## yuv422_to_rgb
module yuv422_to_rgb (
input             pclk               ,  
input             presetn            ,  
input      [31:0] paddr              ,  
input      [31:0] pwdata             ,  
output reg [31:0] prdata             ,  
input         	  pwrite             ,  
input         	  psel               ,  
input         	  penable            , 
output            pslverr            ,  
output            pready             ,  
output reg        irq                ,  
output reg [95:0] rgb_out               
);
export LEC_CHECK = 0
export ABC_AREA = 1
export CAP_MARGIN = 20
export CORE_ASPECT_RATIO = 1.53
export CORE_MARGIN = 2
export CORE_UTILIZATION = 72
export CTS_CLUSTER_DIAMETER = 385
export CTS_CLUSTER_SIZE = 98
export PLACE_DENSITY = 0.39
export SLEW_MARGIN = 20
export TNS_END_PERCENT = 5
create_clock -name core_clock -period 3.97 [get_ports {pclk}]
run.sh (not shown) runs the stock make flow with config.mk's settings and CLKGATE_MAP_FILE=.
The starting point ended with an error in 5_1_grt, error GRT-0232.
Next try:
- ABC_AREA: 1 -> unset
- CORE_ASPECT_RATIO: 1.53 -> unset
- CORE_UTILIZATION: 72 -> 57
- CTS_CLUSTER_DIAMETER: 385 -> unset
- CTS_CLUSTER_SIZE: 98 -> unset
- PLACE_DENSITY: 0.39 -> unset
- TNS_END_PERCENT: 5 -> unset
- clock period: 3.97 -> 4.53 ns (I/O delays scaled with it)
Result: With this change the flow finished but fails on negative setup slack. Die size rises by 20%. Synthesized area falls by 4.3%. Synthesized cell count falls by 27%.

---

yuv422_to_rgb again, from the RTL that the note above started with.
Settings: LEC_CHECK=0, ABC_AREA=0, CAP_MARGIN=10, CELL_PAD_IN_SITES_DETAIL_PLACEMENT=0, CORE_MARGIN=2, CORE_UTILIZATION=72, CTS_CLUSTER_DIAMETER=103, HOLD_SLACK_MARGIN=0.08, MIN_ROUTING_LAYER=met1, SETUP_SLACK_MARGIN=2.12, SLEW_MARGIN=20, TNS_END_PERCENT=5; clock period 15.2 ns.
Then changed:
Settings changed: ABC_AREA 0 to 1, CAP_MARGIN 10 to 20, CTS_CLUSTER_DIAMETER 103 to unset, CTS_CLUSTER_SIZE set to 72, GPL_ROUTABILITY_DRIVEN set to 0, PLACE_DENSITY set to 0.4, SETUP_SLACK_MARGIN 2.12 to unset, TNS_END_PERCENT 5 to 45.
Clock period 15.2 ns to 5.84 ns, I/O delays scaled along.
This time the run completed, yet does not pass: negative setup slack.
Sequential cell count does not change.
Global-route usage increases by 5.2 points.
Routed wire length increases by about 33%.
Maximum frequency increases by 19%.
Count of clock-buffer cells in the layout decreases by 4.
Worst setup slack loses 8.0 ns.
Die area increases by about 4.4%.
Then changed:
Settings changed: ABC_AREA 1 to unset, CELL_PAD_IN_SITES_DETAIL_PLACEMENT 0 to unset, CORE_UTILIZATION 72 to 19, CTS_CLUSTER_SIZE 72 to unset, GPL_ROUTABILITY_DRIVEN 0 to unset, HOLD_SLACK_MARGIN 0.08 to unset, MIN_ROUTING_LAYER met1 to unset, PLACE_DENSITY 0.4 to unset, TNS_END_PERCENT 45 to unset.
Clock period 5.84 ns to 8.15 ns, I/O delays scaled along.
The new run completed without violations.
Core utilization drops by 67 points.
Wire length drops by 18%.
Die size climbs to 3.6 times its value.
Global-route usage drops by 31 points.
Via count drops by 30%.
Then changed:
Settings changed: CORE_UTILIZATION 19 to 59.
Clock period 8.15 ns to 4.1 ns, I/O delays scaled along.
Now the flow ran to the end with violations: negative setup slack.
Core utilization rises by 58 points.
Area after synthesis does not change.
Clock skew rises by 0.0036 ns.
Critical path depth falls by 1.
Setup slack gets worse by 3.2 ns.
Worst hold slack gets worse by 0.15 ns.
Routed wire length rises by 7.6%.
First-iteration DRC count rises by 39%.
Global-route usage rises by 24 points.

---

yuv422_to_rgb again, from the RTL that the note above started with.
## yuv422_to_rgb
module yuv422_to_rgb (
input             pclk               ,  
input             presetn            ,  
input      [31:0] paddr              ,  
input      [31:0] pwdata             ,  
output reg [31:0] prdata             ,  
input         	  pwrite             ,  
input         	  psel               ,  
input         	  penable            , 
output            pslverr            ,  
output            pready             ,  
output reg        irq                ,  
output reg [95:0] rgb_out               
);
Settings: LEC_CHECK=0, ABC_AREA=0, CAP_MARGIN=20, CELL_PAD_IN_SITES_GLOBAL_PLACEMENT=3, CORE_ASPECT_RATIO=1.36, CORE_MARGIN=4, CORE_UTILIZATION=40, GPL_ROUTABILITY_DRIVEN=0, GPL_TIMING_DRIVEN=0, MAX_ROUTING_LAYER=met5, MIN_ROUTING_LAYER=met2, SETUP_SLACK_MARGIN=-0.67, SLEW_MARGIN=15, TNS_END_PERCENT=5; clock period 7.15 ns.
The baseline completed and failed the layout checks on design-rule violations, negative setup slack.
Edit:
==> flow/config.mk (replaced) <==
export PLATFORM = sky130hd
export DESIGN_NAME = yuv422_to_rgb
export DESIGN_NICKNAME = yuv422_to_rgb
export VERILOG_FILES = /design/flow/design.v
export SDC_FILE = /design/flow/constraint.sdc
export NUM_CORES = 4
export LEC_CHECK = 0
export CAP_MARGIN = 20
export CORE_MARGIN = 2
export CORE_UTILIZATION = 62
export PLACE_DENSITY = 0.42
export SLEW_MARGIN = 20
==> flow/constraint.sdc (replaced) <==
create_clock -name core_clock -period 6.88 [get_ports {pclk}]
set_input_delay 1.3760 -clock core_clock [delete_from_list [all_inputs] [get_ports {pclk}]]
set_output_delay 1.3760 -clock core_clock [all_outputs]
set_load 0.01 [all_outputs]
What happened:
- Now the flow produced a layout that fails on negative setup slack
- via count fell by 25%
- area after synthesis is unchanged
- register-to-register slack gets better by 270 ps
- worst setup slack gets better by 270 ps
Edit:
--- a/flow/config.mk
+++ b/flow/config.mk
@@ -8,5 +8,4 @@
 export CAP_MARGIN = 20
 export CORE_MARGIN = 2
-export CORE_UTILIZATION = 62
-export PLACE_DENSITY = 0.42
+export CORE_UTILIZATION = 60
 export SLEW_MARGIN = 20
==> flow/constraint.sdc (replaced) <==
create_clock -name core_clock -period 6.13 [get_ports {pclk}]
set_input_delay 1.2260 -clock core_clock [delete_from_list [all_inputs] [get_ports {pclk}]]
set_output_delay 1.2260 -clock core_clock [all_outputs]
set_load 0.01 [all_outputs]
After rerunning:
- The new run finished with negative setup slack left
- worst setup slack is worse by 620 ps
- maximum frequency went up by 1.8%
- cell area went up by 7.9%
- synthesized cell count is unchanged
- sequential share of layout area went down by 1.8 points
- flip-flop count is unchanged
- wire length went up by 6.4%
Edit:
--- a/flow/config.mk
+++ b/flow/config.mk
@@ -8,4 +8,6 @@
 export CAP_MARGIN = 20
 export CORE_MARGIN = 2
-export CORE_UTILIZATION = 60
+export CORE_UTILIZATION = 61
+export CTS_CLUSTER_SIZE = 100
+export PLACE_DENSITY = 0.35
 export SLEW_MARGIN = 20
==> flow/constraint.sdc (replaced) <==
create_clock -name core_clock -period 6.29 [get_ports {pclk}]
set_input_delay 1.2580 -clock core_clock [delete_from_list [all_inputs] [get_ports {pclk}]]
set_output_delay 1.2580 -clock core_clock [all_outputs]
set_load 0.01 [all_outputs]
The new run produced a layout that fails on negative setup slack.
Register-to-register slack gets better by 120 ps.
Clock skew went up by 8.3 ps.
Count of clock-buffer cells in the layout went down by 4.
Non-clock buffer count is lower by 76.
Via count shrinks by 0.82%.
Wire length decreases by 2.2%.
Worst setup slack gains 120 ps.
Critical path depth falls by 1.
Design area goes down by 2.0%.
First-iteration DRC count went down by 2.6%.

---

## onyx
The RTL this note starts from:
==> flow/design.v <==
module yuv_to_rgb (
input            clk             ,  
input            rst_n           ,  
input            start_conversion,  
input      [7:0] y               , 
input      [7:0] u               ,
input      [7:0] v               ,
output reg [7:0] r               , 
output reg [7:0] g               , 
output reg [7:0] b               ,
output reg       pixel_ready        
);
parameter signed [15:0] C_1_402 = 16'h059C;   
parameter signed [15:0] C_0_344 = 16'h0160;   
parameter signed [15:0] C_0_714 = 16'h02DB;   
parameter signed [15:0] C_1_772 = 16'h0716;   
wire signed [15:0] y_s;
wire signed [15:0] u_s;
wire signed [15:0] v_s;
wire signed [31:0] r_temp;
wire signed [31:0] g_temp;
wire signed [31:0] b_temp;
assign y_s = y;
assign u_s = u - 128;   
assign v_s = v - 128;   
assign r_temp = y_s + ((v_s * C_1_402) >>> 10);
assign g_temp = y_s - ((u_s * C_0_344) >>> 10) - ((v_s * C_0_714) >>> 10);
assign b_temp = y_s + ((u_s * C_1_772) >>> 10);
always @(posedge clk or negedge rst_n)	
	if (~rst_n)	            r <= 8'h00; else
	if (start_conversion) begin	
		if (r_temp < 0)	    r <= 8'h00; else
		if (r_temp > 255) 	r <= 8'hFF; else
											    r <= r_temp[7:0];
	end
always @(posedge clk or negedge rst_n)	
	if (~rst_n)	            g <= 8'h00; else
	if (start_conversion) begin	
		if (g_temp < 0)	    g <= 8'h00; else
		if (g_temp > 255) 	g <= 8'hFF; else
											    g <= g_temp[7:0];
	end
always @(posedge clk or negedge rst_n)	
	if (~rst_n)	            b <= 8'h00; else
	if (start_conversion) begin	
		if (b_temp < 0)	    b <= 8'h00; else
		if (b_temp > 255) 	b <= 8'hFF; else
											    b <= b_temp[7:0];
	end
always @(posedge clk or negedge rst_n)
	if (~rst_n)     	        pixel_ready <= 1'b0; else
	if (pixel_ready)          pixel_ready <= 1'b0; else
	if (start_conversion)	    pixel_ready <= 1'b1;
endmodule
module yuv422_to_rgb (
input             pclk               ,  
input             presetn            ,  
input      [31:0] paddr              ,  
input      [31:0] pwdata             ,  
output reg [31:0] prdata             ,  
input         	  pwrite             ,  
input         	  psel               ,  
input         	  penable            , 
output            pslverr            ,  
output            pready             ,  
output reg        irq                ,  
output reg [95:0] rgb_out               
);
localparam IDLE    = 3'd0;
localparam LOAD    = 3'd1;
localparam CONVERT = 3'd2;
reg  [7:0] yuv_mem [0:7];     
reg  [7:0] y0;                
reg  [7:0] u0;                
reg  [7:0] y1;                
reg  [7:0] v0;                
reg  [7:0] y2;                
reg  [7:0] u1;                
reg  [7:0] y3;                
reg  [7:0] v1;                
wire [7:0] r0;                
wire [7:0] g0;                
wire [7:0] b0;                
wire [7:0] r1;                
wire [7:0] g1;                
wire [7:0] b1;                
wire [7:0] r2;                
wire [7:0] g2;                
wire [7:0] b2;                
wire [7:0] r3;                
wire [7:0] g3;                
wire [7:0] b3;                
reg        cnt_writes;        
reg  [2:0] state;             
reg        start_conversion;  
wire [3:0] result_ready;      
yuv_to_rgb conv0 (.clk(pclk), .rst_n(presetn), .start_conversion(start_conversion), .y(y0), .u(u0), .v(v0), .r(r0), .g(g0), .b(b0), .pixel_ready(result_ready[0]));
yuv_to_rgb conv1 (.clk(pclk), .rst_n(presetn), .start_conversion(start_conversion), .y(y1), .u(u0), .v(v0), .r(r1), .g(g1), .b(b1), .pixel_ready(result_ready[1]));
yuv_to_rgb conv2 (.clk(pclk), .rst_n(presetn), .start_conversion(start_conversion), .y(y2), .u(u1), .v(v1), .r(r2), .g(g2), .b(b2), .pixel_ready(result_ready[2]));
yuv_to_rgb conv3 (.clk(pclk), .rst_n(presetn), .start_conversion(start_conversion), .y(y3), .u(u1), .v(v1), .r(r3), .g(g3), .b(b3), .pixel_ready(result_ready[3]));
assign pready  = 1'b1;
assign pslverr = 1'b0;
always @(posedge pclk or negedge presetn)
	if (~presetn)	prdata <= 32'd0; else
	if (psel & ~penable & ~pwrite)	
		case(paddr[7:0])
			8'h20: prdata <= (state == IDLE) ? {32'hFFFFFFFF} : {32'd0};
			8'h30: prdata <= {rgb_out[95:72], 8'd0};   
			8'h34: prdata <= {rgb_out[71:48], 8'd0};   
			8'h38: prdata <= {rgb_out[47:24], 8'd0};   
			8'h3c: prdata <= {rgb_out[23:0], 8'd0};   
		endcase           
always @(posedge pclk or negedge presetn)
	if (~presetn)	                        cnt_writes <= 'd0; else
	if (psel & penable & pready & pwrite)	cnt_writes <= cnt_writes + 'd1;
always @(posedge pclk or negedge presetn)
	if (~presetn)	                                     start_conversion <= 1'b0; else
	if (start_conversion)                              start_conversion <= 1'b0; else
	if (psel & penable & pready & pwrite & cnt_writes) start_conversion <= 1'b1;
always @(posedge pclk or negedge presetn)
	if (~presetn)      	irq <= 1'b0; else
	if (irq)					  irq <= 1'b0; else
	if (&result_ready)	irq <= 1'b1;
always @(posedge pclk or negedge presetn)
	if (~presetn)	                                                  state <= IDLE; else
	case(state)
		IDLE    : if (psel & ~penable & pwrite)                       state <= LOAD;     
		LOAD    : if (psel & penable & pready & pwrite & cnt_writes)  state <= CONVERT;  
		CONVERT : if (&result_ready)                                  state <= IDLE;     
	endcase
always @(posedge pclk or negedge presetn)
	if (~presetn) begin	yuv_mem[0] <= 8'd0;
	                    yuv_mem[1] <= 8'd0;
	                    yuv_mem[2] <= 8'd0;
	                    yuv_mem[3] <= 8'd0;
	                    yuv_mem[4] <= 8'd0;
	                    yuv_mem[5] <= 8'd0;
	                    yuv_mem[6] <= 8'd0;
	                    yuv_mem[7] <= 8'd0; end else
	if (psel & pwrite & ~penable) 
		case (paddr[7:0])                               
      8'h10: begin yuv_mem[0] <= pwdata[7:0];           
									 yuv_mem[1] <= pwdata[15:8];          
									 yuv_mem[2] <= pwdata[23:16];         
									 yuv_mem[3] <= pwdata[31:24]; end     
      8'h14: begin yuv_mem[4] <= pwdata[7:0];           
                   yuv_mem[5] <= pwdata[15:8];          
                   yuv_mem[6] <= pwdata[23:16];         
                   yuv_mem[7] <= pwdata[31:24]; end     
    endcase
always @(posedge pclk or negedge presetn)
	if (~presetn)	            rgb_out <= 96'd0; else
	if (&result_ready)	      rgb_out <= {r0, g0, b0, r1, g1, b1, r2, g2, b2, r3, g3, b3};  
always @(posedge pclk or negedge presetn)
	if (~presetn)	                    y0 <= 'd0; else
	if ((state == LOAD) & cnt_writes) y0 <= yuv_mem[0];
always @(posedge pclk or negedge presetn)
	if (~presetn)	                    u0 <= 'd0; else
	if ((state == LOAD) & cnt_writes) u0 <= yuv_mem[1];
always @(posedge pclk or negedge presetn)
	if (~presetn)	                    y1 <= 'd0; else
	if ((state == LOAD) & cnt_writes) y1 <= yuv_mem[2];
always @(posedge pclk or negedge presetn)
	if (~presetn)	                    v0 <= 'd0; else
	if ((state == LOAD) & cnt_writes) v0 <= yuv_mem[3];
always @(posedge pclk or negedge presetn)
	if (~presetn)	                    y2 <= 'd0; else
	if ((state == LOAD) & cnt_writes) y2 <= yuv_mem[4];
always @(posedge pclk or negedge presetn)
	if (~presetn)	                    u1 <= 'd0; else
	if ((state == LOAD) & cnt_writes) u1 <= yuv_mem[5];
always @(posedge pclk or negedge presetn)
	if (~presetn)	                    y3 <= 'd0; else
	if ((state == LOAD) & cnt_writes) y3 <= yuv_mem[6];
always @(posedge pclk or negedge presetn)
	if (~presetn)	                    v1 <= 'd0; else
	if ((state == LOAD) & cnt_writes) v1 <= yuv_mem[7];
endmodule
clock: 4.53 ns
lec_check: 0
abc_area: 1
cap_margin: 20
core_margin: 2
core_utilization: 72
cts_cluster_diameter: 237
cts_cluster_size: 74
max_routing_layer: met4
place_density_lb_addon: 0.27
slew_margin: 20
onyx: GRT-0116 in global routing -> run aborted
Changes in violet relative to onyx:
--- a/flow/config.mk
+++ b/flow/config.mk
@@ -7,10 +7,6 @@
 export LEC_CHECK = 0
-export ABC_AREA = 1
 export CAP_MARGIN = 20
 export CORE_MARGIN = 2
-export CORE_UTILIZATION = 72
-export CTS_CLUSTER_DIAMETER = 237
-export CTS_CLUSTER_SIZE = 74
-export MAX_ROUTING_LAYER = met4
-export PLACE_DENSITY_LB_ADDON = 0.27
+export CORE_UTILIZATION = 68
+export CTS_CLUSTER_SIZE = 35
 export SLEW_MARGIN = 20
==> flow/constraint.sdc <==
create_clock -name core_clock -period 6.66 [get_ports {pclk}]
set_input_delay 1.3320 -clock core_clock [delete_from_list [all_inputs] [get_ports {pclk}]]
set_output_delay 1.3320 -clock core_clock [all_outputs]
set_load 0.01 [all_outputs]
## What came out
The run showing the greater area fraction in full adders, half adders and majority gates is violet.
From onyx to violet the numbers moved as follows: summed standard-cell area reported by yosys lower, post-place instance area went down, sequential-to-total area share from yosys stat now sits higher, synthesized netlist net count decreased by 999 relative to the old numbers.
onyx did not finish: a tool error stopped it during global routing.
In violet the implementation ran to completion but is not tape-out ready, as the final checks report negative setup slack.
On placeable core region, onyx beats violet.
Post-synthesis simple-gate area fraction on violet is down relative to onyx.
Per the comparison of violet with onyx, die boundary height saw an increase, synthesized cell count has decreased, cell row count went up.
The inputs of sierra differ from those of violet as listed below.
--- a/flow/config.mk
+++ b/flow/config.mk
@@ -9,4 +9,3 @@
 export CORE_MARGIN = 2
-export CORE_UTILIZATION = 68
-export CTS_CLUSTER_SIZE = 35
+export CORE_UTILIZATION = 40
 export SLEW_MARGIN = 20
==> flow/constraint.sdc <==
create_clock -name core_clock -period 9.0 [get_ports {pclk}]
set_input_delay 1.8000 -clock core_clock [delete_from_list [all_inputs] [get_ports {pclk}]]
set_output_delay 1.8000 -clock core_clock [all_outputs]
set_load 0.01 [all_outputs]
## What came out
Of violet and sierra, only sierra finishes the flow clean. The flow completed for violet, but it is not clean: the layout still shows negative setup slack. violet has higher design area than sierra. Taking violet as the reference point, the global-route usage of sierra falls by 15 points. Of sierra and violet, it is sierra that has the lower via count normalized by instance count. Data arrival time of the critical path: higher on sierra. Run comparison: violet highest metal layer with signal wires met5; sierra highest metal layer with signal wires met4. Run comparison: sierra worst setup path endpoint conv1.g[4]; violet worst setup path endpoint conv0.g[2]. Die size, sierra and violet: higher on sierra.
For pepper, these inputs were changed with respect to sierra:
==> flow/constraint.sdc <==
create_clock -name core_clock -period 8.15 [get_ports {pclk}]
set_input_delay 1.6300 -clock core_clock [delete_from_list [all_inputs] [get_ports {pclk}]]
set_output_delay 1.6300 -clock core_clock [all_outputs]
set_load 0.01 [all_outputs]
No stage failed in pepper, and the final checks on the layout all came back clean. The final layout from sierra, which completed every stage, passed the timing, DRC and antenna checks at the end of the flow. Compared to sierra, pepper has global-route wire length before repair 0.58% higher. Comparing pepper and sierra, the lower worst slack after detailed placement was measured on pepper. Between pepper and sierra, the worst hold slack does not differ in any meaningful way. From sierra to pepper the numbers moved as follows: total vias in the final route now sits at about the same level.
